// cpu
module cpu(
    input clk,
    input reset,
    output [7:0] address,
    input [7:0] from_memory,
    output write,
    output [7:0] to_memory
);
    wire        IR_Load;
    wire [7:0]  IR;
    wire        MAR_Load;
    wire        PC_Load;
    wire        PC_Inc;
    wire [3:0]  ALU_Sel;
    wire [3:0]  CCR_Result;
    wire        CCR_Load;
    wire [2:0]  Bus2_Sel;
    wire [1:0]  Bus1_Sel;
    wire [7:0]  immediate_value;
    wire [7:0]  address_value;
    wire        ALU_B_Sel;
    wire        addr_sel;        
    wire [3:0] reg_read_addr_A, reg_read_addr_B, reg_write_addr;
    wire [7:0] reg_read_data_A, reg_read_data_B, reg_write_data;
    wire reg_write_enable;
    wire [7:0] alu_result;
    wire [3:0] NZVC;
    control_unit control_unit1 (
        .clk(clk),
        .reset(reset),
        .IR_Load(IR_Load),
        .IR(IR),
        .MAR_Load(MAR_Load),
        .PC_Load(PC_Load),
        .PC_Inc(PC_Inc),
        .reg_read_addr_A(reg_read_addr_A),
        .reg_read_addr_B(reg_read_addr_B),
        .reg_write_addr(reg_write_addr),
        .reg_write_enable(reg_write_enable),
        .ALU_Sel(ALU_Sel),
        .CCR_Result(CCR_Result),
        .CCR_Load(CCR_Load),
        .Bus2_Sel(Bus2_Sel),
        .Bus1_Sel(Bus1_Sel),
        .ALU_B_Sel(ALU_B_Sel),
        .write(write),
        .from_memory(from_memory),
        .immediate_out(immediate_value),
        .address_out(address_value),
        .addr_sel(addr_sel)
    );
    data_path data_path1 (
        .clk(clk),
        .reset(reset),
        .IR_Load(IR_Load),
        .IR(IR),
  ...
export LEC_CHECK = 0
export CAP_MARGIN = 20
export CELL_PAD_IN_SITES_DETAIL_PLACEMENT = 1
export CELL_PAD_IN_SITES_GLOBAL_PLACEMENT = 0
export CORE_ASPECT_RATIO = 1.4
export CORE_MARGIN = 4
export CORE_UTILIZATION = 36
export CTS_CLUSTER_DIAMETER = 233
export MIN_ROUTING_LAYER = met2
export PLACE_DENSITY = 0.68
export SLEW_MARGIN = 20
create_clock -name core_clock -period 4.72 [get_ports {clk}]
run.sh (not shown) runs the stock make flow with config.mk's settings and CLKGATE_MAP_FILE=.
The baseline finished but fails on setup timing.
Edit:
==> flow/config.mk (replaced) <==
export PLATFORM = sky130hd
export DESIGN_NAME = cpu
export DESIGN_NICKNAME = cpu
export VERILOG_FILES = /design/flow/design.v
export SDC_FILE = /design/flow/constraint.sdc
export NUM_CORES = 4
export LEC_CHECK = 0
export ABC_AREA = 1
export CAP_MARGIN = 20
export CELL_PAD_IN_SITES_GLOBAL_PLACEMENT = 0
export CORE_MARGIN = 2
export CORE_UTILIZATION = 72
export CTS_CLUSTER_SIZE = 28
export MAX_ROUTING_LAYER = met4
export MIN_ROUTING_LAYER = met1
export PLACE_DENSITY = 0.65
export SLEW_MARGIN = 20
export TNS_END_PERCENT = 50
==> flow/constraint.sdc (replaced) <==
create_clock -name core_clock -period 3.77 [get_ports {clk}]
set_input_delay 0.7540 -clock core_clock [delete_from_list [all_inputs] [get_ports {clk}]]
set_output_delay 0.7540 -clock core_clock [all_outputs]
set_load 0.01 [all_outputs]
What happened: This time the run ended with an error in global routing (GRT-0232); die size fell by 46%; synthesized area rose by 11%; synthesized cell count rose by 44%.
Edit:
==> flow/config.mk (replaced) <==
export PLATFORM = sky130hd
export DESIGN_NAME = cpu
export DESIGN_NICKNAME = cpu
export VERILOG_FILES = /design/flow/design.v
export SDC_FILE = /design/flow/constraint.sdc
export NUM_CORES = 4
export LEC_CHECK = 0
export CAP_MARGIN = 20
export CORE_MARGIN = 2
export CORE_UTILIZATION = 58
export SLEW_MARGIN = 20
==> flow/constraint.sdc (replaced) <==
create_clock -name core_clock -period 4.33 [get_ports {clk}]
set_input_delay 0.8660 -clock core_clock [delete_from_list [all_inputs] [get_ports {clk}]]
set_output_delay 0.8660 -clock core_clock [all_outputs]
set_load 0.01 [all_outputs]
Outcome: Now the flow finished with setup timing left. Die size came out higher by 12%. Synthesized area decreases by 9.5%. Synthesized cell count went down by 31%.
Edit:
--- a/flow/config.mk
+++ b/flow/config.mk
@@ -7,5 +7,10 @@
 export LEC_CHECK = 0
+export ABC_AREA = 1
 export CAP_MARGIN = 20
+export CORE_ASPECT_RATIO = 1.38
 export CORE_MARGIN = 2
-export CORE_UTILIZATION = 58
+export CORE_UTILIZATION = 72
+export CTS_CLUSTER_DIAMETER = 369
+export CTS_CLUSTER_SIZE = 98
+export PLACE_DENSITY = 0.38
 export SLEW_MARGIN = 20
==> flow/constraint.sdc (replaced) <==
create_clock -name core_clock -period 3.15 [get_ports {clk}]
set_input_delay 0.6300 -clock core_clock [delete_from_list [all_inputs] [get_ports {clk}]]
set_output_delay 0.6300 -clock core_clock [all_outputs]
set_load 0.01 [all_outputs]
Effect: The new run did not get past global routing; synthesized area rises by 11%; synthesized cell count rises by 44%; die size falls by 11%.
Edit:
==> flow/config.mk (replaced) <==
export PLATFORM = sky130hd
export DESIGN_NAME = cpu
export DESIGN_NICKNAME = cpu
export VERILOG_FILES = /design/flow/design.v
export SDC_FILE = /design/flow/constraint.sdc
export NUM_CORES = 4
export LEC_CHECK = 0
export CAP_MARGIN = 20
export CORE_MARGIN = 2
export CORE_UTILIZATION = 66
export SLEW_MARGIN = 20
==> flow/constraint.sdc (replaced) <==
create_clock -name core_clock -period 6.25 [get_ports {clk}]
set_input_delay 1.2500 -clock core_clock [delete_from_list [all_inputs] [get_ports {clk}]]
set_output_delay 1.2500 -clock core_clock [all_outputs]
set_load 0.01 [all_outputs]
The changed run produced a clean layout; die size fell by 1.3%; area after synthesis decreases by 9.5%; synthesized cell count shrinks by 31%.
Edit:
--- a/flow/config.mk
+++ b/flow/config.mk
@@ -7,5 +7,10 @@
 export LEC_CHECK = 0
+export ABC_AREA = 1
 export CAP_MARGIN = 20
 export CORE_MARGIN = 2
-export CORE_UTILIZATION = 66
+export CORE_UTILIZATION = 72
+export CTS_CLUSTER_DIAMETER = 369
+export CTS_CLUSTER_SIZE = 98
+export PLACE_DENSITY = 0.38
+export SETUP_SLACK_MARGIN = 0.93
 export SLEW_MARGIN = 20
==> flow/constraint.sdc (replaced) <==
create_clock -name core_clock -period 3.15 [get_ports {clk}]
set_input_delay 0.6300 -clock core_clock [delete_from_list [all_inputs] [get_ports {clk}]]
set_output_delay 0.6300 -clock core_clock [all_outputs]
set_load 0.01 [all_outputs]
=>
- With this change the flow died in global routing on GRT-0232
- die size came out higher by 1.3%
- area after synthesis came out higher by 11%
- synthesized cell count came out higher by 44%
